**design/flow/config.mk**
```make
export PLATFORM = sky130hd
export DESIGN_NAME = fft_4
export DESIGN_NICKNAME = fft_4
export VERILOG_FILES = /design/flow/design.v
export SDC_FILE = /design/flow/constraint.sdc
export NUM_CORES = 4
export LEC_CHECK = 0
export CAP_MARGIN = 20
export CORE_MARGIN = 2
export CORE_UTILIZATION = 71
export CTS_CLUSTER_DIAMETER = 380
export CTS_CLUSTER_SIZE = 55
export MIN_ROUTING_LAYER = met1
export PLACE_DENSITY = 0.7
export SLEW_MARGIN = 25
export TNS_END_PERCENT = 45
```
**design/flow/constraint.sdc**
```tcl
create_clock -name core_clock -period 1.65 [get_ports {clk}]
set_input_delay 0.3300 -clock core_clock [delete_from_list [all_inputs] [get_ports {clk}]]
set_output_delay 0.3300 -clock core_clock [all_outputs]
set_load 0.01 [all_outputs]
```
**design/flow/design.v**
```verilog
`timescale 1ns / 1ps
module fft_4(
        input               clk,
        input               rst_n,
        input wire signed [ 15:0]                   x0_real, 
        input wire signed [ 15:0]                   x0_imag,
        input wire signed [ 15:0]                   x1_real,
        input wire signed [ 15:0]                   x1_imag,
        input wire signed [ 15:0]                   x2_real,
        input wire signed [ 15:0]                   x2_imag,
        input wire signed [ 15:0]                   x3_real,
        input wire signed [ 15:0]                   x3_imag,
        output reg signed [ 15:0]                   X0_real,
        output reg signed [ 15:0]                   X0_imag,
        output reg signed [ 15:0]                   X1_real,
        output reg signed [ 15:0]                   X1_imag,            
        output reg signed [ 15:0]                   X2_real,
        output reg signed [ 15:0]                   X2_imag,
        output reg signed [ 15:0]                   X3_real,
        output reg signed [ 15:0]                   X3_imag
    );
parameter W4_0_real = 16'h7FFF; 
parameter W4_0_imag = 16'h0000;
parameter W4_1_real = 16'h0000;
parameter W4_1_imag = 16'h8000; 
parameter W4_2_real = 16'h8000; 
parameter W4_2_imag = 16'h0000; 
parameter W4_3_real = 16'h0000;   
parameter W4_3_imag = 16'h7FFF; 
        reg signed [ 15:0]              s0_real;
        reg signed [ 15:0]              s0_imag;
        reg signed [ 15:0]              s1_real;
        reg signed [ 15:0]              s1_imag;
        reg signed [ 15:0]              s2_real;
        reg signed [ 15:0]              s2_imag;
        reg signed [ 15:0]              s3_real;
        reg signed [ 15:0]              s3_imag;
        reg signed [ 15:0]              r0_real;
        reg signed [ 15:0]              r0_imag;
        reg signed [ 15:0]              r1_real;
        reg signed [ 15:0]              r1_imag;
        reg signed [ 15:0]              r2_real;
        reg signed [ 15:0]              r2_imag;
        reg signed [ 15:0]              r3_real;
        reg signed [ 15:0]              r3_imag;       
always @(posedge clk or negedge rst_n) begin
    if(!rst_n)begin
        s0_real     <=      'h0;
        s0_imag     <=      'h0;      
        s1_real     <=      'h0;
        s1_imag     <=      'h0;
        s2_real     <=      'h0;
        s2_imag     <=      'h0;
        s3_real     <=      'h0;
        s3_imag     <=      'h0;
    end
    else begin
        s0_real     <=      x0_real + x1_real;
        s0_imag     <=      x0_imag + x1_imag;
        s1_real     <=      x0_real - x1_real;
        s1_imag     <=      x0_imag - x1_imag;  
        s2_real     <=      x2_real + x3_real;
        s2_imag     <=      x2_imag + x3_imag;
        s3_real     <=      x2_real - x3_real;
        s3_imag     <=      x2_imag - x3_imag;
    end
end
always@(posedge clk or negedge rst_n)begin
    if (!rst_n)begin
        r0_real     <=      'h0;      
        r0_imag     <=      'h0;
        r1_real     <=      'h0;
        r1_imag     <=      'h0;
        r2_real     <=      'h0;
        r2_imag     <=      'h0;
        r3_real     <=      'h0;
        r3_imag     <=      'h0;
    end
    else begin
        r0_real     <=      s0_real + s2_real;
        r0_imag     <=      s0_imag + s2_imag;
        r2_real     <=      s0_real - s2_real;
        r2_imag     <=      s0_imag - s2_imag;
        r1_real     <=      s1_real + s3_imag;
        r1_imag     <=      s1_imag - s3_real;
        r3_real     <=      s1_real - s3_imag;
        r3_imag     <=      s1_imag + s3_real;
    end
end
always@(posedge clk or negedge rst_n)begin
    if (!rst_n)begin
        X0_real    <=       'b0;    
        X0_imag    <=       'b0; 
        X1_real    <=       'b0; 
        X1_imag    <=       'b0; 
        X2_real    <=       'b0; 
        X2_imag    <=       'b0; 
        X3_real    <=       'b0; 
        X3_imag    <=       'b0;
    end
    else begin
        X0_real    <=       r0_real;
        X0_imag    <=       r0_imag;
        X1_real    <=       r1_real;
        X1_imag    <=       r1_imag;
        X2_real    <=       r2_real;
        X2_imag    <=       r2_imag;
        X3_real    <=       r3_real;
        X3_imag    <=       r3_imag;
        end
end
endmodule
```
**design/flow/run.sh**
```bash
#!/bin/bash
# the make line also repeats each setting of config.mk as NAME=value (left out here)
make -C /OpenROAD-flow-scripts/flow DESIGN_CONFIG=/design/flow/config.mk WORK_HOME=/design/flow/orfs CLKGATE_MAP_FILE= finish
```
==> impl_metrics.ini, run 1 <==
; flow metrics
[outcome]
status = stopped before the end
stop_stage = detailed placement
tool.error = [ERROR DPL-0038] Utilization greater than 100%, impossible to legalize

[synth]
adder_share = 0.158
aoi_share = 0.152
synth_area_um2 = 21000
edf_count = 0
yosys-top-cells-count = dfrtp_1, ha_1, inv_1
ys_seq_share = 0.443
synthSimpleGateAreaFrac = 0.103
avgSynthCellArea_um2 = 10.0
yosys.area.top_type = dfrtp_1
ys_warn_count = 1
ys_async_sr_fraction = 1.00
flop_cell = dfrtp_1
synth_cell_types = 80
syn_nets = 2479
yosysChipArea_um2 = 21000
ys_cells = 2093
synth_top_cell_by_count = dfrtp_1
ys_top_logic_family = adder cells
xor_share = 0.0867
synthCells = 2093
area_leaders = dfrtp_1, ha_1, xnor2_1
ys.flops = 372
top_cell_area_share = 0.443
mux_area_frac = 0.00101

[floorplan]
die_y_um = 176
die_w_um = 176
die_area_um2 = 31000
initial_core_util = 0.726
core_area_um2 = 28900
pin_count = 258
fp-row-count = 62

[placed_design]
gp_congestion = 1.02
portBuffers = 257
==> metrics by stage <==
step / setup TNS (ns) / hold WS [ns] / instances
floorplan: -26.46 / 0.0344 / 2093
global placement: -113.96 / 0.214 / 3235
==> inputs of run 2 (changes only) <==
CAP_MARGIN = 30   (was 20)
CORE_MARGIN = 3   (was 2)
CORE_UTILIZATION = 24   (was 71)
CTS_CLUSTER_DIAMETER = default   (was 380)
CTS_CLUSTER_SIZE = 77   (was 55)
GPL_ROUTABILITY_DRIVEN = 1   (was default)
GPL_TIMING_DRIVEN = 0   (was default)
MIN_ROUTING_LAYER = default   (was met1)
PLACE_DENSITY = default   (was 0.7)
PLACE_DENSITY_LB_ADDON = 0.2   (was default)
SETUP_SLACK_MARGIN = 0.37   (was default)
SLEW_MARGIN = 20   (was 25)
clock period = 3.49 ns   (was 1.65 ns; I/O delays follow)
==> run 2 against run 1 <==
  * The run now finishes clean
  * Die size went up to 2.9 times the previous value
  * Area after synthesis did not move
  * Synthesized cell count did not move
==> impl_metrics.ini, run 2 <==
; synthesis and place-and-route metrics
[cts]
cts_htree_levels = 2
cts.clk_slew.worst_paths_ns = 0.06
cts-root-buf = clkbuf_16
cts_tree = built
cts_sinks = 372
clk_path_buf_depth = 3
post_cts_buffers = 0
cts_buffers = 44
worstSkewPairLatency_ns = 0.56

[synth]
ys_async_sr_fraction = 1.00
adder_share = 0.158
syn_nets = 2479
yosys-top-cells-count = dfrtp_1, ha_1, inv_1
edf_count = 0
ys_warn_count = 1
area_leaders = dfrtp_1, ha_1, xnor2_1
mux_area_frac = 0.00101
ys.flops = 372
synthSimpleGateAreaFrac = 0.103
yosysChipArea_um2 = 21000
ys_top_logic_family = adder cells
ys_cells = 2093
avgSynthCellArea_um2 = 10.0
ys_seq_share = 0.443
top_cell_area_share = 0.443
synth_cell_types = 80
yosys.area.top_type = dfrtp_1
synth_area_um2 = 21000
xor_share = 0.0867
synth_top_cell_by_count = dfrtp_1
aoi_share = 0.152
synthCells = 2093
flop_cell = dfrtp_1

[drt]
viasPerCell = 4.35
route.detailed.drc = 0
first_iter_violations = 753
ant_nets = 0
dr.pass1.iters = 5
finalWirelength_um = 62200
num_vias = 15600
routedWlPerCell_um = 17.4

[grt]
track_usage = 0.135
antenna_found_initial = 4
grt-ovfl-total = 0
grt_max_degree = 98
grt_pass1_wl_um = 96000
grt_pass1_vias = 16200

[setup_path]
arrival_ns = 3.51
path_class = in -> reg
r2r_start = s1_imag[0]
crit_chain = clkdlybuf4s50_1 -> inv_1 -> ha_1 -> buf_2 -> a221oi_1 -> o22ai_1 -> or4_1 -> a21oi_2 -> nor2_1 -> xnor2_2
cp-start-kind = primary input
cpMaxStageDelayCell = or4_1
path_depth = 10
ff2ff_path_depth = 10
cpPeakStageDelay_ns = 0.58
cp.buffers_inverters = 3
crit_family = AND-OR/OR-AND gates
worstReg2RegEnd = r1_imag[14]
reg2reg_setup_slack_ns = 0.67
crit_path_end_kind = flip-flop
crit_end = s2_imag[15]
cp.required_ns = 3.92
cp-startpoint = x3_imag[2]
cp_max_fo = 8

[floorplan]
pin_count = 258
die_y_um = 302
die_w_um = 302
fp-row-count = 107
die_area_um2 = 91100
initial_core_util = 0.244
core_area_um2 = 85900

[timing]
tns_ns = 0
tightest_slew_ns = 0.867
slew_viol_final = 0
finalClockSkew_ns = 0.0137
period_needed_ns = 3.08
setup_ws_ns = 0.409
grt_setup_unrepaired = yes
fmax_mhz = 325
setup_viol = 0
slew_headroom = 0.414
period_used_share = 0.883
hold_viol_final = 0

[placed_design]
preCtsSetupSlack_ns = -0.541
gp_congestion = 0.840
portBuffers = 257
placed_cells = 3497
dp_hpwl_um = 49700

[power]
p_clk_frac = 0.237
combPwrFrac = 0.408
powerSeq_mw = 6.88
p_leak_nw = 11.8
power_leader = combinational logic
p_seq_frac = 0.356
swShare = 0.360
p_sw_mw = 6.98
p_int_mw = 12.4
p_clk_mw = 4.58
combinationalPower_mw = 7.89
ir_drop_v = 0.000291
powerDensity_nw_per_um2 = 728

[final_layout]
fin_cells = 3575
layout.nets = 2785
area_growth_pct = 26.5

[outcome]
status = finished clean

[run]
warnings = 147
drv_cap = 0

[min_path]
hold_class = in -> async
==> run 2: cell type report <==
type	instances	area [um^2]
fill	8853	59400
multi-input combinational	1411	10500
sequential	372	9310
timing repair buffer	260	2660
tap	1144	1430
clock buffer	56	1250
inverter	230	863
buffer	80	323
clock inverter	21	208
antenna	1	2.50
==> run 2: stage by stage <==
step	instance area, um^2	hold slack (ns)	utilization	power, mW
4_1_cts	26600	0.145	0.309	19.8
6_report	26600	0.156	0.309	19.4
2_1_floorplan	21000	0.331	-	11.3
3_5_place_dp	25100	0.335	0.292	15.0
3_3_place_gp	25000	0.337	0.291	15.0
5_1_grt	26600	0.191	0.309	20.8
==> run 2: per-layer routing <==
metal	vias up	part of all wire	wire (um)	GRT usage
li1	7627	-	-	-
met1	7551	0.49	30200	0.189
met2	321	0.45	28200	0.219
met3	60	0.046	2860	0.0253
met4	4	0.015	924	0.0251
met5	-	0.00039	24	0
==> run 2: what timing repair did <==
item / CTS / global route
resized: 3 / 2
hold buffers: 0 / 0
pin swaps: 0 / 1
endpoints found under the setup margin: 1 / 6
==> inputs of run 3 (changes only) <==
ABC_AREA = 1   (was default)
CAP_MARGIN = 20   (was 30)
CORE_MARGIN = 2   (was 3)
CORE_UTILIZATION = 68   (was 24)
CTS_CLUSTER_DIAMETER = 359   (was default)
CTS_CLUSTER_SIZE = default   (was 77)
GPL_ROUTABILITY_DRIVEN = default   (was 1)
GPL_TIMING_DRIVEN = default   (was 0)
PLACE_DENSITY = 0.79   (was default)
PLACE_DENSITY_LB_ADDON = default   (was 0.2)
SETUP_SLACK_MARGIN = default   (was 0.37)
TNS_END_PERCENT = default   (was 45)
clock period = 1.94 ns   (was 3.49 ns; I/O delays follow)
==> run 3 against run 2 <==
  * The layout now fails its checks (negative setup slack)
  * Die size is 59% lower
  * Clock power grew 81%
  * Non-clock buffer count is 191 higher
  * Synthesized cell count is 55% higher
  * Clock skew rose by 0.029 ns
  * Power is 98% higher
  * Utilization rose by 56 points
  * Critical path depth grew 1
  * Worst setup slack worse by 0.67 ns
  * Largest cell class unchanged
  * Largest power group unchanged
  * Highest routed layer unchanged
==> impl_metrics.ini, run 3 <==
; synthesis and place-and-route metrics
[outcome]
status = finished with violations
failed_checks = negative setup slack

[final_layout]
fillCellCount = 1929
area_growth_pct = 26.0
layout.nets = 4119
fin_cells = 4222
final_util = 0.869

[setup_path]
reg2reg_setup_slack_ns = -0.26
r2r_start = s0_real[0]
cp.buffers_inverters = 4
crit_chain = buf_4 -> inv_2 -> ha_2 -> fa_2 -> inv_2 -> nand3_1 -> nand2_2 -> buf_4 -> nand2_1 -> nand2_1 -> xor2_1
cp_max_fo = 3
arrival_ns = 2.70
ff2ff_path_depth = 11
cp.required_ns = 2.44
cp-start-kind = flip-flop
path_class = reg -> reg
worstReg2RegEnd = r2_real[8]
crit_end = r2_real[8]
cp-startpoint = s0_real[0]
crit_path_end_kind = flip-flop
cpPeakStageDelay_ns = 0.42
path_depth = 11
cpMaxStageDelayCell = dfrtp_1
crit_family = adder cells

[power]
p_sw_mw = 15.6
p_int_mw = 22.8
power_leader = combinational logic
combPwrFrac = 0.458
total_power_mw = 38.4
p_clk_frac = 0.217
ir_drop_v = 0.00158
combinationalPower_mw = 17.6
swShare = 0.407
p_leak_nw = 17.3
powerSeq_mw = 12.5
p_seq_frac = 0.325
p_clk_mw = 8.31
powerDensity_nw_per_um2 = 1240

[timing]
setup_ws_ns = -0.261
period_needed_ns = 2.20
hold_viol_final = 0
slew_viol_final = 0
tightest_slew_ns = 0.841
finalClockSkew_ns = 0.0431
setup_viol = 32
tns_ns = -2.48
fmax_mhz = 454
period_used_share = 1.13
grt_setup_unrepaired = yes
slew_headroom = 0.436

[synth]
area_leaders = dfrtp_1, nand2_1, ha_1
flop_cell = dfrtp_1
synth_area_um2 = 24500
adder_share = 0.136
edf_count = 0
synthSimpleGateAreaFrac = 0.270
syn_nets = 3639
yosysChipArea_um2 = 24500
avgSynthCellArea_um2 = 7.54
synthCells = 3253
ys_warn_count = 1
ys_seq_share = 0.380
yosys-top-cells-count = nand2_1, inv_1, dfrtp_1
xor_share = 0.0429
ys_top_logic_family = simple AND/OR/NAND/NOR gates
ys_cells = 3253
ys_async_sr_fraction = 1.00
synth_cell_types = 29
top_cell_area_share = 0.380
synth_top_cell_by_count = nand2_1
aoi_share = 0.0452
mux_area_frac = 0
ys.flops = 372
yosys.area.top_type = dfrtp_1

[floorplan]
initial_core_util = 0.689
die_y_um = 194
die_w_um = 194
fp-row-count = 69
pin_count = 258
core_area_um2 = 35600
die_area_um2 = 37600

[min_path]
worstHoldStart = r2_real[13]
hold_class = reg -> reg
hold_end = X2_real[13]
worstHoldPathCells = 0

[placed_design]
gp_congestion = 0.997
placed_cells = 4139
dp_hpwl_um = 55800
portBuffers = 257

[cts]
cts_buffers = 40
worstSkewPairLatency_ns = 0.61
clk_path_buf_depth = 3
cts-root-buf = clkbuf_16
cts.clk_slew.worst_paths_ns = 0.10
cts_tree = built
cts_sinks = 372
cts_htree_levels = 2

[grt]
grt-ovfl-total = 0
grt_max_degree = 60
grt_pass1_vias = 24300
antenna_found_initial = 4
grt_pass1_wl_um = 125000
track_usage = 0.418

[drt]
finalWirelength_um = 83700
ant_nets = 0
routedWlPerCell_um = 19.8
dr.pass1.iters = 9
viasPerCell = 5.81
num_vias = 24500
first_iter_violations = 2905
route.detailed.drc = 0

[run]
drv_cap = 0
warnings = 149
==> run 3: layer usage <==
metal / GRT usage / vias up / part of all wire
li1: - / 10800 / -
met1: 0.495 / 11300 / 0.35
met2: 0.703 / 1861 / 0.47
met3: 0.0908 / 591 / 0.11
met4: 0.249 / 6 / 0.077
met5: 0 / - / 0.00048
==> run 3: repair_timing <==
action,in CTS,in global routing
gates resized,20,112
setup endpoints to repair,34,71
hold buffers,1,0
hold endpoints to repair,45,0
buffers inserted,0,12
pin swaps,2,13
==> run 3: stage by stage <==
step | cell area [um^2] | setup slack [ns] | hold slack [ns]
finish | 30900 | -0.261 | 0.303
global route | 30900 | -0.250 | 0.321
CTS | 30400 | 0.000135 | 0.344
detailed placement | 29000 | -0.456 | 0.335
global placement | 29000 | -0.396 | 0.331
floorplan | 24500 | 0.245 | 0.0924
==> run 3: area by class of cell <==
| type | instances | area [um^2] | area share |
|---|---|---|---|
| flip-flops and latches | 372 | 9320 | 0.302 |
| diodes | 1 | 2.50 | 0.0000810 |
| repair buffers | 531 | 4740 | 0.153 |
| multi-input cells | 2162 | 12500 | 0.406 |
| well taps | 461 | 577 | 0.0187 |
| clock inverters | 20 | 288 | 0.00931 |
| inverters | 626 | 2350 | 0.0761 |
| clock buffers | 49 | 1080 | 0.0348 |
==> inputs of run 4 (changes only) <==
ABC_AREA = default   (was 1)
CORE_MARGIN = 5   (was 2)
CORE_UTILIZATION = 20   (was 68)
CTS_CLUSTER_DIAMETER = default   (was 359)
GPL_ROUTABILITY_DRIVEN = 0   (was default)
PLACE_DENSITY = default   (was 0.79)
clock period = 2.44 ns   (was 1.94 ns; I/O delays follow)
==> run 4 against run 3 <==
  * Still fails the layout checks on negative setup slack
  * Utilization shrank 58 points
  * Power is 22% lower
  * Combinational power decreased by 24%
  * First-iteration DRC count fell by 70%
  * Clock-buffer cell count rose by 9
  * Global-route usage fell by 30 points
  * Sequential share of layout area up 0.75 points
  * Area after synthesis down 14%
  * Via count down 32%
  * Critical path depth is 1 lower
==> impl_metrics.ini, run 4 <==
; synthesis and place-and-route metrics
[synth]
edf_count = 0
synth_top_cell_by_count = dfrtp_1
ys.flops = 372
ys_warn_count = 1
avgSynthCellArea_um2 = 10.0
aoi_share = 0.152
flop_cell = dfrtp_1
syn_nets = 2479
synthCells = 2093
top_cell_area_share = 0.443
mux_area_frac = 0.00101
yosysChipArea_um2 = 21000
ys_async_sr_fraction = 1.00
synthSimpleGateAreaFrac = 0.103
yosys.area.top_type = dfrtp_1
ys_cells = 2093
ys_seq_share = 0.443
ys_top_logic_family = adder cells
xor_share = 0.0867
area_leaders = dfrtp_1, ha_1, xnor2_1
synth_cell_types = 80
synth_area_um2 = 21000
adder_share = 0.158
yosys-top-cells-count = dfrtp_1, ha_1, inv_1

[setup_path]
crit_end = r3_real[14]
cp_max_fo = 3
cp.required_ns = 2.94
crit_path_end_kind = flip-flop
ff2ff_path_depth = 10
arrival_ns = 3.03
reg2reg_setup_slack_ns = -0.08
path_depth = 10
cpPeakStageDelay_ns = 0.44
r2r_start = s3_imag[0]
cp-startpoint = s3_imag[0]
cp-start-kind = flip-flop
cp.buffers_inverters = 1
crit_family = AND-OR/OR-AND gates
crit_chain = buf_12 -> ha_4 -> fa_2 -> nor2b_4 -> o31a_1 -> or4_4 -> a31oi_4 -> nand2_2 -> a311oi_2 -> xnor2_1
worstReg2RegEnd = r3_real[14]
path_class = reg -> reg
cpMaxStageDelayCell = or4_4

[placed_design]
dp_hpwl_um = 53700
portBuffers = 257
preCtsSetupSlack_ns = -0.832
place_area_um2 = 27800

[floorplan]
die_area_um2 = 112000
initial_core_util = 0.202
core_area_um2 = 104000
pin_count = 258
die_y_um = 334
fp-row-count = 118
die_w_um = 334

[min_path]
worstHoldStart = r0_imag[1]
hold_end = X0_imag[1]
worstHoldPathCells = 0
hold_class = reg -> reg

[power]
powerDensity_nw_per_um2 = 999
combPwrFrac = 0.444
p_seq_frac = 0.325
swShare = 0.354
power_leader = combinational logic
p_int_mw = 19.4
p_sw_mw = 10.7
powerSeq_mw = 9.80
ir_drop_v = 0.000567
p_leak_nw = 13.7
combinationalPower_mw = 13.4
p_clk_mw = 6.94
p_clk_frac = 0.231

[timing]
slew_viol_final = 0
fmax_mhz = 396
hold_viol_final = 0
setup_viol = 5
slew_headroom = 0.562
finalClockSkew_ns = 0.0218
grt_setup_unrepaired = yes
fin_hold_ws_ns = 0.337
tightest_slew_ns = 0.653
tns_ns = -0.231
period_used_share = 1.03
period_needed_ns = 2.52
setup_ws_ns = -0.0826

[drt]
route.detailed.drc = 0
num_vias = 16700
dr.pass1.iters = 5
routedWlPerCell_um = 16.0
viasPerCell = 4.05
finalWirelength_um = 66100
first_iter_violations = 881
ant_nets = 0

[grt]
grt_pass1_wl_um = 99900
grt_pass1_vias = 17000
track_usage = 0.115
grt_max_degree = 59
grt-ovfl-total = 0
antenna_found_initial = 9

[run]
drv_cap = 0
warnings = 148

[cts]
cts.clk_slew.worst_paths_ns = 0.06
cts_htree_levels = 2
clk_path_buf_depth = 3
worstSkewPairLatency_ns = 0.59
cts_sinks = 372
cts_tree = built
cts_buffers = 45
cts-root-buf = clkbuf_16

[final_layout]
layout.nets = 3093
fin_area_um2 = 30100
area_growth_pct = 43.5
fillCellCount = 10900

[outcome]
status = finished with violations
failed_checks = negative setup slack
-- run 4: layer usage --
| metal | vias to the layer above | share of wire | global-route usage | wire length [um] |
|---|---|---|---|---|
| met1 | 8016 | 0.47 | 0.157 | 30900 |
| met3 | 74 | 0.060 | 0.0254 | 3940 |
| met5 | - | 0.00041 | 0 | 27 |
| met4 | 4 | 0.022 | 0.0313 | 1470 |
| met2 | 383 | 0.45 | 0.185 | 29700 |
| li1 | 8268 | - | - | - |
-- run 4: area by class of cell --
class | instances | area, um^2 | share of cell area
multi-input combinational | 1411 | 11100 | 0.367
sequential | 372 | 9320 | 0.309
timing repair buffer | 647 | 5600 | 0.186
tap | 1380 | 1730 | 0.0573
clock buffer | 58 | 1260 | 0.0417
inverter | 230 | 863 | 0.0286
clock inverter | 25 | 290 | 0.00963
antenna | 8 | 20.0 | 0.000664
-- run 4: stage by stage --
step | instances | util | power, mW
after floorplan | 2093 | - | 16.2
after global placement | 4019 | 0.268 | 22.6
after detailed placement | 4019 | 0.268 | 22.7
after CTS | 4115 | 0.286 | 30.3
after global routing | 4123 | 0.290 | 32.1
final | 4131 | 0.290 | 30.1
-- run 4: repair_timing --
item                                    in CTS  in global routing
pin swaps                                   28                 51
buffers inserted                            13                  9
gates resized                               56                 69
endpoints found under the hold margin       47                  0
endpoints found under the setup margin      37                 47
hold buffers                                 1                  0
==> inputs of run 5 (changes only) <==
CAP_MARGIN = 15   (was 20)
CORE_ASPECT_RATIO = 1.6   (was default)
CORE_MARGIN = 3   (was 5)
CORE_UTILIZATION = 68   (was 20)
CTS_CLUSTER_DIAMETER = 106   (was default)
CTS_CLUSTER_SIZE = 55   (was default)
MAX_ROUTING_LAYER = met4   (was default)
MIN_ROUTING_LAYER = met1   (was default)
PLACE_DENSITY_LB_ADDON = 0.04   (was default)
SETUP_SLACK_MARGIN = -0.15   (was default)
SLEW_MARGIN = 25   (was 20)
TNS_END_PERCENT = 10   (was default)
clock period = 1.78 ns   (was 2.44 ns; I/O delays follow)
==> run 5 against run 4 <==
  * The run now fails in clock tree synthesis
  * Synthesized cell count did not move
  * Area after synthesis stayed put
  * Die size is 70% lower
==> impl_metrics.ini, run 5 <==
; flow metrics
[synth]
aoi_share = 0.152
edf_count = 0
synth_top_cell_by_count = dfrtp_1
ys_async_sr_fraction = 1.00
mux_area_frac = 0.00101
synth_area_um2 = 21000
top_cell_area_share = 0.443
syn_nets = 2479
ys_top_logic_family = adder cells
ys_cells = 2093
yosysChipArea_um2 = 21000
ys_seq_share = 0.443
adder_share = 0.158
ys.flops = 372
area_leaders = dfrtp_1, ha_1, xnor2_1
synthSimpleGateAreaFrac = 0.103
xor_share = 0.0867
synth_cell_types = 80
yosys.area.top_type = dfrtp_1
synthCells = 2093
avgSynthCellArea_um2 = 10.0
flop_cell = dfrtp_1
yosys-top-cells-count = dfrtp_1, ha_1, inv_1
ys_warn_count = 1

[placed_design]
dp_hpwl_um = 58800
placed_cells = 3236
portBuffers = 257
preCtsSetupSlack_ns = -1.31
place_area_um2 = 28200

[floorplan]
die_area_um2 = 33100
core_area_um2 = 30100
fp-row-count = 80
die_y_um = 228
die_w_um = 145
initial_core_util = 0.697
pin_count = 258

[outcome]
tool.error = [ERROR DPL-0033] detailed placement checks failed during check placement.
status = stopped before the end
stop_stage = clock tree synthesis
==> inputs of run 6 (changes only) <==
ABC_AREA = 0   (was default)
CAP_MARGIN = 20   (was 15)
CELL_PAD_IN_SITES_DETAIL_PLACEMENT = 0   (was default)
CELL_PAD_IN_SITES_GLOBAL_PLACEMENT = 0   (was default)
CORE_ASPECT_RATIO = 1.01   (was 1.6)
CORE_MARGIN = 2   (was 3)
CORE_UTILIZATION = 70   (was 68)
CTS_CLUSTER_DIAMETER = default   (was 106)
CTS_CLUSTER_SIZE = default   (was 55)
GPL_ROUTABILITY_DRIVEN = 1   (was 0)
MAX_ROUTING_LAYER = default   (was met4)
MIN_ROUTING_LAYER = default   (was met1)
PLACE_DENSITY_LB_ADDON = 0.01   (was 0.04)
SETUP_SLACK_MARGIN = -0.14   (was -0.15)
TNS_END_PERCENT = 15   (was 10)
clock period = 2.02 ns   (was 1.78 ns; I/O delays follow)
==> run 6 against run 5 <==
  * The flow again stops in clock tree synthesis
  * Area after synthesis unchanged
  * Die size fell by 5.1%
  * Synthesized cell count is the same
==> impl_metrics.ini, run 6 <==
; flow metrics
[synth]
yosysChipArea_um2 = 21000
flop_cell = dfrtp_1
ys_cells = 2093
ys_seq_share = 0.443
synth_area_um2 = 21000
adder_share = 0.158
edf_count = 0
ys_async_sr_fraction = 1.00
avgSynthCellArea_um2 = 10.0
yosys.area.top_type = dfrtp_1
top_cell_area_share = 0.443
synthCells = 2093
synth_cell_types = 80
synthSimpleGateAreaFrac = 0.103
synth_top_cell_by_count = dfrtp_1
yosys-top-cells-count = dfrtp_1, ha_1, inv_1
ys.flops = 372
area_leaders = dfrtp_1, ha_1, xnor2_1
aoi_share = 0.152
mux_area_frac = 0.00101
syn_nets = 2479
xor_share = 0.0867
ys_warn_count = 1
ys_top_logic_family = adder cells

[floorplan]
core_area_um2 = 29500
initial_core_util = 0.712
die_area_um2 = 31400
fp-row-count = 63
pin_count = 258
die_y_um = 178
die_w_um = 176

[placed_design]
placed_cells = 3100
dp_hpwl_um = 52900
portBuffers = 257
gp_congestion = 1.07

[outcome]
stop_stage = clock tree synthesis
status = stopped before the end
tool.error = [ERROR DPL-0038] Utilization greater than 100%, impossible to legalize
run 6: per-stage QoR:
stage | instance area [um^2] | setup WS [ns]
after detailed placement | 27200 | -0.899
after global placement | 27200 | -0.803
after floorplan | 21000 | -0.283
==> inputs of run 7 (changes only) <==
ABC_AREA = default   (was 0)
CELL_PAD_IN_SITES_DETAIL_PLACEMENT = default   (was 0)
CELL_PAD_IN_SITES_GLOBAL_PLACEMENT = default   (was 0)
CORE_ASPECT_RATIO = default   (was 1.01)
CORE_UTILIZATION = 66   (was 70)
GPL_ROUTABILITY_DRIVEN = default   (was 1)
PLACE_DENSITY_LB_ADDON = default   (was 0.01)
SETUP_SLACK_MARGIN = default   (was -0.14)
SLEW_MARGIN = 20   (was 25)
TNS_END_PERCENT = default   (was 15)
clock period = 2.92 ns   (was 2.02 ns; I/O delays follow)
==> run 7 against run 6 <==
  * The run now finishes clean
  * Area after synthesis stayed put
  * Synthesized cell count stayed put
  * Die size increased by 5.9%
==> impl_metrics.ini, run 7 <==
; synthesis and place-and-route metrics
[grt]
grt_use_met1 = 0.422
grt_pass1_wl_um = 88700
grt_max_degree = 83
use_met3 = 0.0509
antenna_found_initial = 3
grt-ovfl-total = 0
grt_busiest_layer = met2
met2_usage = 0.595
grt_pass1_vias = 17100
track_usage = 0.338

[power]
combPwrFrac = 0.425
p_leak_nw = 12.0
combinationalPower_mw = 9.69
p_clk_mw = 4.95
p_int_mw = 14.7
power_leader = combinational logic
p_clk_frac = 0.217
ir_drop_v = 0.000865
swShare = 0.356
powerDensity_nw_per_um2 = 882
p_seq_frac = 0.358
p_sw_mw = 8.13
powerSeq_mw = 8.18

[cts]
cts.clk_slew.worst_paths_ns = 0.07
cts_htree_levels = 2
cts_tree = built
post_cts_buffers = 0
clk_path_buf_depth = 3
post_cts_resized = 0
ctsHoldBuffers = 0
cts_buffers = 38
cts_sinks = 372
cts-root-buf = clkbuf_16
worstSkewPairLatency_ns = 0.53

[floorplan]
pin_count = 258
die_y_um = 182
fp-row-count = 65
core_area_um2 = 31500
initial_core_util = 0.667
die_w_um = 182
die_area_um2 = 33300

[final_layout]
layout.nets = 2800
area_growth_pct = 23.2
fin_cells = 2846
fin_area_um2 = 25900

[synth]
flop_cell = dfrtp_1
adder_share = 0.158
synthCells = 2093
synth_cell_types = 80
ys_top_logic_family = adder cells
synth_area_um2 = 21000
area_leaders = dfrtp_1, ha_1, xnor2_1
yosys-top-cells-count = dfrtp_1, ha_1, inv_1
synth_top_cell_by_count = dfrtp_1
mux_area_frac = 0.00101
xor_share = 0.0867
ys_async_sr_fraction = 1.00
avgSynthCellArea_um2 = 10.0
synthSimpleGateAreaFrac = 0.103
ys_cells = 2093
ys_seq_share = 0.443
edf_count = 0
syn_nets = 2479
yosys.area.top_type = dfrtp_1
aoi_share = 0.152
ys.flops = 372
ys_warn_count = 1
yosysChipArea_um2 = 21000
top_cell_area_share = 0.443

[drt]
finalWirelength_um = 55800
route.detailed.drc = 0
dr.pass1.iters = 5
routedWlPerCell_um = 19.6
ant_nets = 0
viasPerCell = 5.90
first_iter_violations = 1575
num_vias = 16800

[setup_path]
ff2ff_path_depth = 10
cpMaxStageDelayCell = dfrtp_1
cp.required_ns = 3.30
path_depth = 10
arrival_ns = 3.17
cp_max_fo = 3
crit_chain = inv_1 -> ha_1 -> fa_1 -> nand2b_1 -> a21boi_1 -> o21ai_0 -> a21oi_1 -> a31o_1 -> a21oi_1 -> xnor2_1
crit_end = r2_imag[12]
cp-startpoint = s1_imag[0]
cp-start-kind = flip-flop
cp_common_cell = a21oi_1
path_class = reg -> reg
cp.buffers_inverters = 1
cpPeakStageDelay_ns = 0.45
crit_path_end_kind = flip-flop
worstReg2RegEnd = r2_imag[12]
crit_family = AND-OR/OR-AND gates
r2r_start = s1_imag[0]
reg2reg_setup_slack_ns = 0.13

[timing]
tightest_slew_ns = 0.694
fmax_mhz = 359
slew_viol_final = 0
period_used_share = 0.954
grt_setup_unrepaired = no
slew_headroom = 0.537
setup_viol = 0
finalClockSkew_ns = 0.0179
hold_viol_final = 0
period_needed_ns = 2.79

[placed_design]
dp_hpwl_um = 42300
portBuffers = 257
placed_cells = 2776
gp_congestion = 0.976
place_area_um2 = 24600

[run]
drv_cap = 0
warnings = 148

[min_path]
hold_class = in -> async

[outcome]
status = finished clean
-- run 7: layout make-up --
type,count,area (um^2)
multi-input cells,1411,10500
flip-flops and latches,372,9310
fillers,1820,5600
repair buffers,361,3410
clock buffers,51,1090
inverters,230,863
well taps,402,503
clock inverters,16,174
diodes,3,7.51
-- run 7: stage by stage --
step / power, mW / hold slack [ns] / utilization / worst slack (ns) / TNS, ns
after detailed placement: 17.7 / 0.335 / 0.781 / -0.251 / -1.94
final: 22.8 / 0.0595 / 0.822 / 0.134 / 0
after CTS: 22.8 / 0.0788 / 0.822 / 0.130 / 0
after floorplan: 13.5 / 0.288 / - / 0.409 / 0
after global routing: 24.0 / 0.102 / 0.822 / 0.0310 / 0
after global placement: 17.2 / 0.331 / 0.781 / -0.119 / -0.642
-- run 7: layer usage --
layer / vias to the layer above / share of wire
li1: 7660 / -
met1: 8182 / 0.39
met2: 775 / 0.50
met3: 169 / 0.065
met4: 0 / 0.039
met5: - / 0
==> inputs of run 8 (changes only) <==
CORE_UTILIZATION = 71   (was 66)
CTS_CLUSTER_DIAMETER = 27   (was default)
CTS_CLUSTER_SIZE = 55   (was default)
HOLD_SLACK_MARGIN = -0.05   (was default)
MIN_ROUTING_LAYER = met1   (was default)
PLACE_DENSITY = 0.64   (was default)
SETUP_SLACK_MARGIN = 0.7   (was default)
SLEW_MARGIN = 25   (was 20)
TNS_END_PERCENT = 45   (was default)
clock period = 2.7 ns   (was 2.92 ns; I/O delays follow)
==> run 8 against run 7 <==
  * Synthesized cell count unchanged
  * Area after synthesis unchanged
  * Die size decreased by 6.9%
  * The flow now stops in clock tree synthesis
==> impl_metrics.ini, run 8 <==
; flow metrics
[synth]
yosys.area.top_type = dfrtp_1
avgSynthCellArea_um2 = 10.0
ys.flops = 372
area_leaders = dfrtp_1, ha_1, xnor2_1
synthCells = 2093
synth_top_cell_by_count = dfrtp_1
yosysChipArea_um2 = 21000
synth_area_um2 = 21000
synth_cell_types = 80
ys_async_sr_fraction = 1.00
flop_cell = dfrtp_1
synthSimpleGateAreaFrac = 0.103
mux_area_frac = 0.00101
syn_nets = 2479
yosys-top-cells-count = dfrtp_1, ha_1, inv_1
xor_share = 0.0867
aoi_share = 0.152
top_cell_area_share = 0.443
edf_count = 0
ys_warn_count = 1
ys_seq_share = 0.443
ys_top_logic_family = adder cells
adder_share = 0.158
ys_cells = 2093

[placed_design]
preCtsSetupSlack_ns = -0.283
place_area_um2 = 25600
portBuffers = 257
dp_hpwl_um = 44500
gp_congestion = 1.01

[floorplan]
core_area_um2 = 28900
fp-row-count = 62
pin_count = 258
die_y_um = 176
initial_core_util = 0.726
die_area_um2 = 31000
die_w_um = 176

[outcome]
stop_stage = clock tree synthesis
status = stopped before the end
tool.error = [ERROR DPL-0038] Utilization greater than 100%, impossible to legalize
run 8: per-stage QoR:
| stage | total power [mW] | cells | hold slack (ns) | setup TNS (ns) |
|---|---|---|---|---|
| floorplan | 14.8 | 2093 | 0.244 | 0 |
| global placement | 18.7 | 2821 | 0.331 | -3.53 |
| detailed placement | 19.4 | 2821 | 0.335 | -6.81 |
==> inputs of run 9 (changes only) <==
ABC_AREA = 1   (was default)
CORE_UTILIZATION = 72   (was 71)
CTS_CLUSTER_DIAMETER = 400   (was 27)
CTS_CLUSTER_SIZE = 98   (was 55)
HOLD_SLACK_MARGIN = default   (was -0.05)
MIN_ROUTING_LAYER = default   (was met1)
PLACE_DENSITY = default   (was 0.64)
SETUP_SLACK_MARGIN = 0.39   (was 0.7)
SLEW_MARGIN = 20   (was 25)
TNS_END_PERCENT = default   (was 45)
clock period = 1.34 ns   (was 2.7 ns; I/O delays follow)
==> run 9 against run 8 <==
  * The flow again stops in clock tree synthesis
  * Area after synthesis up 17%
  * Synthesized cell count up 55%
  * Die size up 15%
==> impl_metrics.ini, run 9 <==
; flow metrics
[floorplan]
die_y_um = 189
die_area_um2 = 35600
core_area_um2 = 33500
initial_core_util = 0.731
fp-row-count = 67
die_w_um = 189
pin_count = 258

[synth]
yosys.area.top_type = dfrtp_1
xor_share = 0.0429
yosysChipArea_um2 = 24500
ys_async_sr_fraction = 1.00
yosys-top-cells-count = nand2_1, inv_1, dfrtp_1
syn_nets = 3639
adder_share = 0.136
ys_cells = 3253
ys_top_logic_family = simple AND/OR/NAND/NOR gates
ys_seq_share = 0.380
area_leaders = dfrtp_1, nand2_1, ha_1
flop_cell = dfrtp_1
synthCells = 3253
mux_area_frac = 0
avgSynthCellArea_um2 = 7.54
aoi_share = 0.0452
synth_top_cell_by_count = nand2_1
ys_warn_count = 1
top_cell_area_share = 0.380
ys.flops = 372
synth_cell_types = 29
synth_area_um2 = 24500
edf_count = 0
synthSimpleGateAreaFrac = 0.270

[outcome]
status = stopped before the end
stop_stage = clock tree synthesis
tool.error = [ERROR DPL-0038] Utilization greater than 100%, impossible to legalize

[placed_design]
dp_hpwl_um = 74500
gp_congestion = 1.09
portBuffers = 257
place_area_um2 = 31900
==> run 9: stage by stage <==
| step | worst slack [ns] | power (mW) | instances | utilization |
|---|---|---|---|---|
| after detailed placement | -1.03 | 45.9 | 4278 | 0.950 |
| after global placement | -0.825 | 42.5 | 4278 | 0.950 |
| after floorplan | -0.236 | 32.2 | 3253 | - |
==> inputs of run 10 (changes only) <==
ABC_AREA = default   (was 1)
CORE_UTILIZATION = 70   (was 72)
CTS_CLUSTER_DIAMETER = default   (was 400)
CTS_CLUSTER_SIZE = 43   (was 98)
PLACE_DENSITY = 0.64   (was default)
SETUP_SLACK_MARGIN = -0.15   (was 0.39)
clock period = 2.11 ns   (was 1.34 ns; I/O delays follow)
==> run 10 against run 9 <==
  * The run again fails in clock tree synthesis
  * Area after synthesis decreased by 14%
  * Synthesized cell count decreased by 36%
  * Die size decreased by 12%
==> impl_metrics.ini, run 10 <==
; flow metrics
[synth]
yosys-top-cells-count = dfrtp_1, ha_1, inv_1
edf_count = 0
avgSynthCellArea_um2 = 10.0
synthCells = 2093
area_leaders = dfrtp_1, ha_1, xnor2_1
ys_top_logic_family = adder cells
synth_area_um2 = 21000
yosysChipArea_um2 = 21000
syn_nets = 2479
synthSimpleGateAreaFrac = 0.103
ys_async_sr_fraction = 1.00
mux_area_frac = 0.00101
synth_top_cell_by_count = dfrtp_1
synth_cell_types = 80
ys.flops = 372
xor_share = 0.0867
ys_cells = 2093
flop_cell = dfrtp_1
ys_seq_share = 0.443
ys_warn_count = 1
top_cell_area_share = 0.443
aoi_share = 0.152
yosys.area.top_type = dfrtp_1
adder_share = 0.158

[placed_design]
preCtsSetupSlack_ns = -0.845
portBuffers = 257
place_area_um2 = 26900
placed_cells = 3074
dp_hpwl_um = 50800
gp_congestion = 1.04

[floorplan]
die_w_um = 177
initial_core_util = 0.711
fp-row-count = 63
die_y_um = 177
core_area_um2 = 29600
pin_count = 258
die_area_um2 = 31400

[outcome]
status = stopped before the end
tool.error = [ERROR DPL-0038] Utilization greater than 100%, impossible to legalize
stop_stage = clock tree synthesis
-- run 10: per-stage QoR --
stage / total power, mW / hold WS [ns]
after floorplan: 18.8 / 0.126
after global placement: 25.2 / 0.331
after detailed placement: 26.5 / 0.335
==> inputs of run 11 (changes only) <==
CORE_UTILIZATION = 61   (was 70)
CTS_CLUSTER_SIZE = default   (was 43)
PLACE_DENSITY = default   (was 0.64)
SETUP_SLACK_MARGIN = 0.51   (was -0.15)
clock period = 3.5 ns   (was 2.11 ns; I/O delays follow)
==> run 11 against run 10 <==
  * Synthesized cell count is the same
  * The run now finishes clean
  * Area after synthesis is the same
  * Die size grew 14%
==> impl_metrics.ini, run 11 <==
; synthesis and place-and-route metrics
[setup_path]
cpPeakStageDelay_ns = 0.68
r2r_start = s3_real[1]
arrival_ns = 3.33
path_depth = 9
cp.buffers_inverters = 1
crit_chain = inv_1 -> ha_1 -> nor2b_1 -> o31ai_1 -> a21oi_1 -> a311oi_1 -> nor2_1 -> nor4_1 -> a211o_1
cp_max_fo = 4
ff2ff_path_depth = 9
reg2reg_setup_slack_ns = 0.66
crit_family = AND-OR/OR-AND gates
crit_end = r1_imag[15]
crit_path_end_kind = flip-flop
cpMaxStageDelayCell = a311oi_1
worstReg2RegEnd = r1_imag[15]
cp-startpoint = s3_real[1]
path_class = reg -> reg
cp-start-kind = flip-flop
cp.required_ns = 3.99

[synth]
yosysChipArea_um2 = 21000
ys_seq_share = 0.443
synth_top_cell_by_count = dfrtp_1
synthCells = 2093
yosys-top-cells-count = dfrtp_1, ha_1, inv_1
avgSynthCellArea_um2 = 10.0
aoi_share = 0.152
ys_top_logic_family = adder cells
area_leaders = dfrtp_1, ha_1, xnor2_1
ys.flops = 372
mux_area_frac = 0.00101
adder_share = 0.158
top_cell_area_share = 0.443
ys_async_sr_fraction = 1.00
ys_cells = 2093
synth_area_um2 = 21000
synth_cell_types = 80
xor_share = 0.0867
syn_nets = 2479
synthSimpleGateAreaFrac = 0.103
ys_warn_count = 1
edf_count = 0
flop_cell = dfrtp_1
yosys.area.top_type = dfrtp_1

[timing]
period_needed_ns = 2.84
grt_setup_unrepaired = no
setup_viol = 0
tns_ns = 0
fmax_mhz = 352
hold_viol_final = 0
slew_viol_final = 0
tightest_slew_ns = 0.766
finalClockSkew_ns = 0.0237
period_used_share = 0.812
slew_headroom = 0.483
fin_hold_ws_ns = 0.0744
setup_ws_ns = 0.659

[min_path]
hold_class = in -> async

[grt]
track_usage = 0.298
grt_pass1_vias = 16000
grt-ovfl-total = 0
antenna_found_initial = 0
grt_pass1_wl_um = 84100
grt_max_degree = 106

[drt]
route.detailed.drc = 0
first_iter_violations = 1177
finalWirelength_um = 52500
diodes = 0
routedWlPerCell_um = 18.8
num_vias = 15800
viasPerCell = 5.64
dr.pass1.iters = 5
ant_nets = 0

[final_layout]
flop_area_um2 = 9310
layout.nets = 2704
mi_logic_area_um2 = 10500
fin_area_um2 = 25400
area_growth_pct = 20.9
fillCellCount = 2338

[power]
combinationalPower_mw = 7.76
swShare = 0.347
p_clk_mw = 4.68
total_power_mw = 19.2
combPwrFrac = 0.403
powerDensity_nw_per_um2 = 757
power_leader = combinational logic
ir_drop_v = 0.000624
p_seq_frac = 0.353
powerSeq_mw = 6.79
p_leak_nw = 11.7
p_int_mw = 12.6
p_clk_frac = 0.243
p_sw_mw = 6.67

[floorplan]
die_area_um2 = 35900
fp-row-count = 67
initial_core_util = 0.623
die_w_um = 190
core_area_um2 = 33700
die_y_um = 190
pin_count = 258

[outcome]
status = finished clean

[cts]
clk_path_buf_depth = 3
cts.clk_slew.worst_paths_ns = 0.07
worstSkewPairLatency_ns = 0.56
cts_tree = built
cts_sinks = 372
post_cts_resized = 0
cts_htree_levels = 2
ctsHoldBuffers = 0
cts_buffers = 40
post_cts_buffers = 0
cts-root-buf = clkbuf_16

[run]
warnings = 154
drv_cap = 0

[placed_design]
gp_congestion = 0.948
place_area_um2 = 23900
portBuffers = 257
dp_hpwl_um = 39700
preCtsSetupSlack_ns = 0.176
==> run 11: final cells by class <==
cell class / count / share of cell area
Sequential cell: 372 / 0.367
Multi-Input combinational cell: 1411 / 0.414
Timing Repair Buffer: 263 / 0.105
Clock inverter: 26 / 0.0149
Tap cell: 448 / 0.0221
Inverter: 230 / 0.0340
Clock buffer: 47 / 0.0437
==> run 11: metrics by stage <==
step           std cells  utilization
5_1_grt             2797        0.753
6_report            2797        0.753
4_1_cts             2797        0.753
3_3_place_gp        2724        0.709
2_1_floorplan       2093            -
3_5_place_dp        2724        0.709
==> run 11: routing by layer <==
| metal | part of all wire | vias to the layer above | track usage |
|---|---|---|---|
| met2 | 0.48 | 545 | 0.507 |
| li1 | - | 7494 | - |
| met5 | 0 | - | 0 |
| met1 | 0.43 | 7609 | 0.391 |
| met4 | 0.034 | 0 | 0.0942 |
| met3 | 0.059 | 118 | 0.0529 |
==> inputs of run 12 (changes only) <==
CORE_UTILIZATION = 18   (was 61)
SETUP_SLACK_MARGIN = default   (was 0.51)
clock period = 4.55 ns   (was 3.5 ns; I/O delays follow)
==> run 12 against run 11 <==
  * Still clean
  * Combinational power shrank 21%
  * Area after synthesis did not move
  * Clock-buffer cell count is 9 higher
  * Worst hold slack better by 0.27 ns
  * Die size grew to 3.3 times the previous value
  * Clock power shrank 19%
  * Worst setup slack gained 0.40 ns
==> impl_metrics.ini, run 12 <==
; synthesis and place-and-route metrics
[timing]
period_needed_ns = 3.49
tightest_slew_ns = 1.17
fmax_mhz = 287
finalClockSkew_ns = 0.0132
period_used_share = 0.767
grt_setup_unrepaired = no
hold_viol_final = 0
setup_viol = 0
slew_headroom = 0.206
slew_viol_final = 0
tns_ns = 0

[setup_path]
crit_path_end_kind = flip-flop
cpPeakStageDelay_ns = 0.98
cp_max_fo = 8
crit_chain = clkdlybuf4s50_1 -> inv_1 -> ha_1 -> nor4b_1 -> o41ai_2 -> a21o_1 -> a2111oi_0 -> nor4_1
path_depth = 8
crit_end = s0_real[12]
worstReg2RegEnd = r3_real[14]
ff2ff_path_depth = 9
cpMaxStageDelayCell = nor4b_1
reg2reg_setup_slack_ns = 1.41
cp.required_ns = 5.01
arrival_ns = 3.95
cp-startpoint = x1_real[5]
path_class = in -> reg
r2r_start = s3_imag[0]
cp.buffers_inverters = 2
crit_family = simple AND/OR/NAND/NOR gates
cp-start-kind = primary input

[cts]
ctsHoldBuffers = 0
cts_tree = built
cts_sinks = 372
cts-root-buf = clkbuf_16
cts_buffers = 46
cts.clk_slew.worst_paths_ns = 0.06
worstSkewPairLatency_ns = 0.60
post_cts_buffers = 0
clk_path_buf_depth = 3
post_cts_resized = 0
cts_htree_levels = 2

[power]
powerSeq_mw = 5.26
p_int_mw = 9.68
swShare = 0.362
p_clk_frac = 0.250
p_clk_mw = 3.80
combPwrFrac = 0.403
p_sw_mw = 5.49
power_leader = combinational logic
p_seq_frac = 0.347
combinationalPower_mw = 6.11
powerDensity_nw_per_um2 = 565
p_leak_nw = 11.7
ir_drop_v = 0.000245

[drt]
finalWirelength_um = 66200
num_vias = 15500
ant_nets = 0
routedWlPerCell_um = 17.0
first_iter_violations = 857
viasPerCell = 3.98
route.detailed.drc = 0
dr.pass1.iters = 5

[synth]
synth_cell_types = 80
ys_warn_count = 1
yosysChipArea_um2 = 21000
synthSimpleGateAreaFrac = 0.103
synthCells = 2093
xor_share = 0.0867
synth_area_um2 = 21000
ys_top_logic_family = adder cells
ys_seq_share = 0.443
ys_cells = 2093
adder_share = 0.158
edf_count = 0
yosys-top-cells-count = dfrtp_1, ha_1, inv_1
top_cell_area_share = 0.443
flop_cell = dfrtp_1
syn_nets = 2479
yosys.area.top_type = dfrtp_1
mux_area_frac = 0.00101
aoi_share = 0.152
area_leaders = dfrtp_1, ha_1, xnor2_1
avgSynthCellArea_um2 = 10.0
ys.flops = 372
ys_async_sr_fraction = 1.00
synth_top_cell_by_count = dfrtp_1

[min_path]
worstHoldStart = r2_real[12]
worstHoldPathCells = 0
hold_end = X2_real[12]
hold_class = reg -> reg

[placed_design]
place_area_um2 = 25300
dp_hpwl_um = 53100
gp_congestion = 0.852
placed_cells = 3801
portBuffers = 257

[grt]
antenna_found_initial = 18
grt-ovfl-total = 0
track_usage = 0.110
grt_pass1_wl_um = 99500
grt_pass1_vias = 15700
grt_max_degree = 108

[floorplan]
die_y_um = 346
die_area_um2 = 119000
core_area_um2 = 116000
die_w_um = 346
fp-row-count = 125
initial_core_util = 0.181
pin_count = 258

[final_layout]
flop_area_um2 = 9310
mi_logic_area_um2 = 10500
layout.nets = 2711
fin_cells = 3889
final_util = 0.232
fin_area_um2 = 26800
fillCellCount = 12400
area_growth_pct = 27.7

[outcome]
status = finished clean

[run]
warnings = 149
drv_cap = 0
[run 12: metrics by stage]
step | setup slack, ns | hold slack (ns) | power (mW)
6_report | 1.06 | 0.341 | 15.2
5_1_grt | 1.05 | 0.350 | 16.2
4_1_cts | 1.25 | 0.345 | 15.5
3_5_place_dp | 0.625 | 0.335 | 11.5
3_3_place_gp | 0.691 | 0.334 | 11.5
2_1_floorplan | 1.71 | 0.331 | 8.69
[run 12: area by class of cell]
cell class | count | area share
multi-input cells | 1411 | 0.392
flip-flops and latches | 372 | 0.347
repair buffers | 264 | 0.0994
well taps | 1524 | 0.0711
clock buffers | 56 | 0.0474
inverters | 230 | 0.0322
clock inverters | 28 | 0.0109
diodes | 4 | 0.000373
[run 12: layer usage]
metal | vias up | track usage | part of all wire
li1 | 7499 | - | -
met2 | 418 | 0.168 | 0.43
met4 | 12 | 0.0313 | 0.021
met1 | 7443 | 0.154 | 0.48
met3 | 90 | 0.0265 | 0.065
met5 | - | 0 | 0.0012
==> inputs of run 13 (changes only) <==
CORE_UTILIZATION = 65   (was 18)
CTS_CLUSTER_DIAMETER = 133   (was default)
TNS_END_PERCENT = 60   (was default)
clock period = 2.32 ns   (was 4.55 ns; I/O delays follow)
==> run 13 against run 12 <==
  * Register-to-register slack lost 2.7 ns
  * Wire length grew 39%
  * Power grew 130%
  * Largest power group unchanged
  * Area after synthesis is the same
  * Global-route usage grew 32 points
  * Critical endpoint is now r2_real[9]
  * First-iteration DRC count grew to 4.8 times the previous value
  * Die size shrank 72%
  * Clock-buffer cell count shrank 5
  * The layout now fails its checks (negative setup slack)
  * Non-clock buffer count grew 404
  * Final area grew 10%
  * Largest cell class unchanged
  * Clock power grew 74%
  * Via count grew 42%
==> impl_metrics.ini, run 13 <==
; synthesis and place-and-route metrics
[timing]
hold_viol_final = 0
slew_headroom = 0.297
fin_hold_ws_ns = 0.308
slew_viol_final = 0
fmax_mhz = 274
grt_setup_unrepaired = yes
setup_ws_ns = -1.34
finalClockSkew_ns = 0.0440
period_needed_ns = 3.66
setup_viol = 68
period_used_share = 1.58
tightest_slew_ns = 1.05

[synth]
synthSimpleGateAreaFrac = 0.103
synth_cell_types = 80
yosys.area.top_type = dfrtp_1
area_leaders = dfrtp_1, ha_1, xnor2_1
synth_area_um2 = 21000
ys_async_sr_fraction = 1.00
ys_seq_share = 0.443
syn_nets = 2479
yosysChipArea_um2 = 21000
adder_share = 0.158
flop_cell = dfrtp_1
xor_share = 0.0867
top_cell_area_share = 0.443
ys_warn_count = 1
ys_cells = 2093
mux_area_frac = 0.00101
ys.flops = 372
avgSynthCellArea_um2 = 10.0
yosys-top-cells-count = dfrtp_1, ha_1, inv_1
synthCells = 2093
synth_top_cell_by_count = dfrtp_1
ys_top_logic_family = adder cells
edf_count = 0
aoi_share = 0.152

[power]
p_clk_mw = 6.60
powerSeq_mw = 10.9
swShare = 0.417
combPwrFrac = 0.498
powerDensity_nw_per_um2 = 1180
p_int_mw = 20.3
ir_drop_v = 0.00119
p_seq_frac = 0.313
p_leak_nw = 13.9
power_leader = combinational logic
combinationalPower_mw = 17.4
p_clk_frac = 0.189
total_power_mw = 34.9
p_sw_mw = 14.5

[setup_path]
crit_end = r2_real[9]
crit_family = AND-OR/OR-AND gates
worstReg2RegEnd = r2_real[9]
cpPeakStageDelay_ns = 0.83
path_class = reg -> reg
cpMaxStageDelayCell = xor2_1
cp-start-kind = flip-flop
crit_chain = inv_1 -> ha_1 -> buf_4 -> o21ai_1 -> nand2b_1 -> o41ai_1 -> buf_4 -> o21ai_1 -> xor2_1
path_depth = 9
ff2ff_path_depth = 9
cp-startpoint = s2_real[6]
cp.required_ns = 2.69
cp_max_fo = 7
cp.buffers_inverters = 3
reg2reg_setup_slack_ns = -1.34
crit_path_end_kind = flip-flop
arrival_ns = 4.03
r2r_start = s2_real[6]

[min_path]
worstHoldPathCells = 0
worstHoldStart = r1_real[1]
hold_end = X1_real[1]
hold_class = reg -> reg

[floorplan]
pin_count = 258
initial_core_util = 0.662
die_w_um = 184
die_area_um2 = 33800
core_area_um2 = 31700
die_y_um = 184
fp-row-count = 65

[final_layout]
layout.nets = 3108
fillCellCount = 993
fin_cells = 3173
fin_area_um2 = 29600
area_growth_pct = 41.0

[placed_design]
gp_congestion = 1.02
placed_cells = 3016
portBuffers = 257
place_area_um2 = 26400
dp_hpwl_um = 44900
preCtsSetupSlack_ns = -0.687

[drt]
route.detailed.drc = 0
finalWirelength_um = 92100
dr.pass1.iters = 15
ant_nets = 0
routedWlPerCell_um = 29.0
viasPerCell = 6.91
first_iter_violations = 4140
num_vias = 21900

[run]
warnings = 154
drv_cap = 0

[grt]
grt_pass1_vias = 20600
grt_pass1_wl_um = 113000
antenna_found_initial = 17
grt-ovfl-total = 0
grt_max_degree = 72
track_usage = 0.432

[cts]
cts_buffers = 39
cts-root-buf = clkbuf_16
clk_path_buf_depth = 3
cts_tree = built
worstSkewPairLatency_ns = 0.59
cts.clk_slew.worst_paths_ns = 0.07
cts_sinks = 372
cts_htree_levels = 2

[outcome]
failed_checks = negative setup slack
status = finished with violations
-- run 13: repair_timing --
action	in CTS	in global routing
gates resized	114	168
setup buffers	33	36
pin swaps	65	85
endpoints found under the hold margin	59	0
gates cloned	0	0
setup endpoints to repair	63	91
hold buffers	1	0
-- run 13: cell type report --
class,instances,area [um^2],area share
inverter,230,876,0.0296
sequential,372,9320,0.315
timing repair buffer,668,5830,0.197
multi-input combinational,1411,11700,0.397
clock buffer,51,1130,0.0383
tap,402,503,0.0170
clock inverter,19,149,0.00503
antenna,20,50.0,0.00169
-- run 13: per-layer routing --
metal / vias up / track usage / share of wire
met5: - / 0 / 0.0053
met4: 24 / 0.276 / 0.12
met3: 1110 / 0.0963 / 0.14
met2: 2420 / 0.725 / 0.43
met1: 10100 / 0.504 / 0.31
li1: 8302 / - / -
-- run 13: per-stage QoR --
step,utilization,setup TNS [ns]
after floorplan,-,-0.0182
after global placement,0.834,-27.62
after detailed placement,0.834,-35.52
after CTS,0.899,-0.641
after global routing,0.933,-20.25
final,0.933,-14.25
==> inputs of run 14 (changes only) <==
CTS_CLUSTER_DIAMETER = default   (was 133)
HOLD_SLACK_MARGIN = -0.09   (was default)
TNS_END_PERCENT = default   (was 60)
clock period = 1.65 ns   (was 2.32 ns; I/O delays follow)
==> run 14 against run 13 <==
  * The run now fails in clock tree synthesis
  * Area after synthesis unchanged
  * Die size is the same
  * Synthesized cell count unchanged
==> impl_metrics.ini, run 14 <==
; flow metrics
[synth]
synth_top_cell_by_count = dfrtp_1
synth_area_um2 = 21000
xor_share = 0.0867
top_cell_area_share = 0.443
flop_cell = dfrtp_1
ys_warn_count = 1
avgSynthCellArea_um2 = 10.0
aoi_share = 0.152
yosys-top-cells-count = dfrtp_1, ha_1, inv_1
ys_cells = 2093
ys.flops = 372
synth_cell_types = 80
synthCells = 2093
mux_area_frac = 0.00101
area_leaders = dfrtp_1, ha_1, xnor2_1
edf_count = 0
ys_seq_share = 0.443
ys_async_sr_fraction = 1.00
synthSimpleGateAreaFrac = 0.103
yosysChipArea_um2 = 21000
yosys.area.top_type = dfrtp_1
adder_share = 0.158
ys_top_logic_family = adder cells
syn_nets = 2479

[placed_design]
portBuffers = 257
gp_congestion = 1.04
dp_hpwl_um = 54600
placed_cells = 3288

[floorplan]
initial_core_util = 0.662
core_area_um2 = 31700
fp-row-count = 65
die_area_um2 = 33800
die_y_um = 184
die_w_um = 184
pin_count = 258

[outcome]
status = stopped before the end
tool.error = [ERROR DPL-0038] Utilization greater than 100%, impossible to legalize
stop_stage = clock tree synthesis
[run 14: metrics by stage]
step	cell area (um^2)	total power [mW]	setup WS [ns]	util
after floorplan	22300	24.9	-0.643	-
after global placement	29500	34.9	-1.03	0.931
after detailed placement	29500	36.5	-1.19	0.931
==> inputs of run 15 (changes only) <==
CORE_UTILIZATION = 72   (was 65)
HOLD_SLACK_MARGIN = default   (was -0.09)
SETUP_SLACK_MARGIN = 0.74   (was default)
clock period = 2.87 ns   (was 1.65 ns; I/O delays follow)
==> run 15 against run 14 <==
  * The flow again stops in clock tree synthesis
  * Synthesized cell count unchanged
  * Die size fell by 9.5%
  * Area after synthesis did not move
==> impl_metrics.ini, run 15 <==
; flow metrics
[outcome]
status = stopped before the end
stop_stage = clock tree synthesis
tool.error = [ERROR DPL-0033] detailed placement checks failed during check placement.

[synth]
ys_async_sr_fraction = 1.00
avgSynthCellArea_um2 = 10.0
edf_count = 0
synthSimpleGateAreaFrac = 0.103
ys_top_logic_family = adder cells
ys_cells = 2093
syn_nets = 2479
flop_cell = dfrtp_1
synthCells = 2093
synth_top_cell_by_count = dfrtp_1
area_leaders = dfrtp_1, ha_1, xnor2_1
xor_share = 0.0867
yosys-top-cells-count = dfrtp_1, ha_1, inv_1
mux_area_frac = 0.00101
top_cell_area_share = 0.443
ys_seq_share = 0.443
synth_area_um2 = 21000
yosysChipArea_um2 = 21000
synth_cell_types = 80
ys.flops = 372
aoi_share = 0.152
ys_warn_count = 1
yosys.area.top_type = dfrtp_1
adder_share = 0.158

[floorplan]
pin_count = 258
die_area_um2 = 30600
core_area_um2 = 28700
die_y_um = 175
initial_core_util = 0.732
die_w_um = 175
fp-row-count = 62

[placed_design]
gp_congestion = 0.968
portBuffers = 257
dp_hpwl_um = 43800
[run 15: through the flow]
| stage | TNS, ns | std cells | hold WS [ns] | area [um^2] | setup slack, ns |
|---|---|---|---|---|---|
| detailed placement | -1.66 | 2743 | 0.335 | 24900 | -0.153 |
| floorplan | 0 | 2093 | 0.278 | 21600 | 0.488 |
| global placement | -0.200 | 2743 | 0.331 | 24900 | -0.0784 |
==> inputs of run 16 (changes only) <==
ABC_AREA = 0   (was default)
CTS_CLUSTER_DIAMETER = 371   (was default)
CTS_CLUSTER_SIZE = 99   (was default)
PLACE_DENSITY = 0.39   (was default)
SETUP_SLACK_MARGIN = default   (was 0.74)
clock period = 2.05 ns   (was 2.87 ns; I/O delays follow)
==> run 16 against run 15 <==
  * The flow again stops in clock tree synthesis
  * Die size stayed put
  * Synthesized cell count stayed put
  * Area after synthesis stayed put
==> impl_metrics.ini, run 16 <==
; flow metrics
[floorplan]
die_w_um = 175
core_area_um2 = 28700
initial_core_util = 0.732
die_y_um = 175
die_area_um2 = 30600
fp-row-count = 62
pin_count = 258

[synth]
ys_async_sr_fraction = 1.00
syn_nets = 2479
adder_share = 0.158
yosys.area.top_type = dfrtp_1
synthSimpleGateAreaFrac = 0.103
ys_seq_share = 0.443
flop_cell = dfrtp_1
yosys-top-cells-count = dfrtp_1, ha_1, inv_1
ys_top_logic_family = adder cells
synth_area_um2 = 21000
synthCells = 2093
ys_cells = 2093
avgSynthCellArea_um2 = 10.0
synth_top_cell_by_count = dfrtp_1
ys_warn_count = 1
aoi_share = 0.152
synth_cell_types = 80
yosysChipArea_um2 = 21000
ys.flops = 372
top_cell_area_share = 0.443
mux_area_frac = 0.00101
edf_count = 0
xor_share = 0.0867
area_leaders = dfrtp_1, ha_1, xnor2_1

[outcome]
stop_stage = clock tree synthesis
tool.error = [ERROR DPL-0038] Utilization greater than 100%, impossible to legalize
status = stopped before the end

[placed_design]
preCtsSetupSlack_ns = -0.882
dp_hpwl_um = 57900
gp_congestion = 1.03
placed_cells = 3065
portBuffers = 257
run 16: per-stage QoR:
stage	util	hold slack (ns)	instance area, um^2
after floorplan	-	0.114	21500
after detailed placement	0.950	0.335	27300
after global placement	0.950	0.331	27300
==> inputs of run 17 (changes only) <==
ABC_AREA = default   (was 0)
CTS_CLUSTER_DIAMETER = default   (was 371)
CTS_CLUSTER_SIZE = default   (was 99)
PLACE_DENSITY = default   (was 0.39)
clock period = 1.68 ns   (was 2.05 ns; I/O delays follow)
==> run 17 against run 16 <==
  * The run fails in detailed placement
  * Area after synthesis is the same
  * Synthesized cell count is the same
  * Die size is the same
==> impl_metrics.ini, run 17 <==
; flow metrics
[floorplan]
die_area_um2 = 30600
initial_core_util = 0.732
core_area_um2 = 28700
die_y_um = 175
pin_count = 258
fp-row-count = 62
die_w_um = 175

[synth]
synth_area_um2 = 21000
yosys.area.top_type = dfrtp_1
aoi_share = 0.152
flop_cell = dfrtp_1
yosysChipArea_um2 = 21000
avgSynthCellArea_um2 = 10.0
ys_seq_share = 0.443
area_leaders = dfrtp_1, ha_1, xnor2_1
adder_share = 0.158
synth_top_cell_by_count = dfrtp_1
ys_cells = 2093
synthSimpleGateAreaFrac = 0.103
synthCells = 2093
top_cell_area_share = 0.443
ys_warn_count = 1
yosys-top-cells-count = dfrtp_1, ha_1, inv_1
ys_top_logic_family = adder cells
mux_area_frac = 0.00101
edf_count = 0
ys.flops = 372
xor_share = 0.0867
ys_async_sr_fraction = 1.00
syn_nets = 2479
synth_cell_types = 80

[outcome]
tool.error = [ERROR DPL-0038] Utilization greater than 100%, impossible to legalize
status = stopped before the end
stop_stage = detailed placement

[placed_design]
portBuffers = 257
gp_congestion = 1.08
-- run 17: through the flow --
step	setup WS, ns	cells
3_3_place_gp	-1.00	3242
2_1_floorplan	-0.613	2093
No activity file was given, so power comes from the tool's default toggle rates.
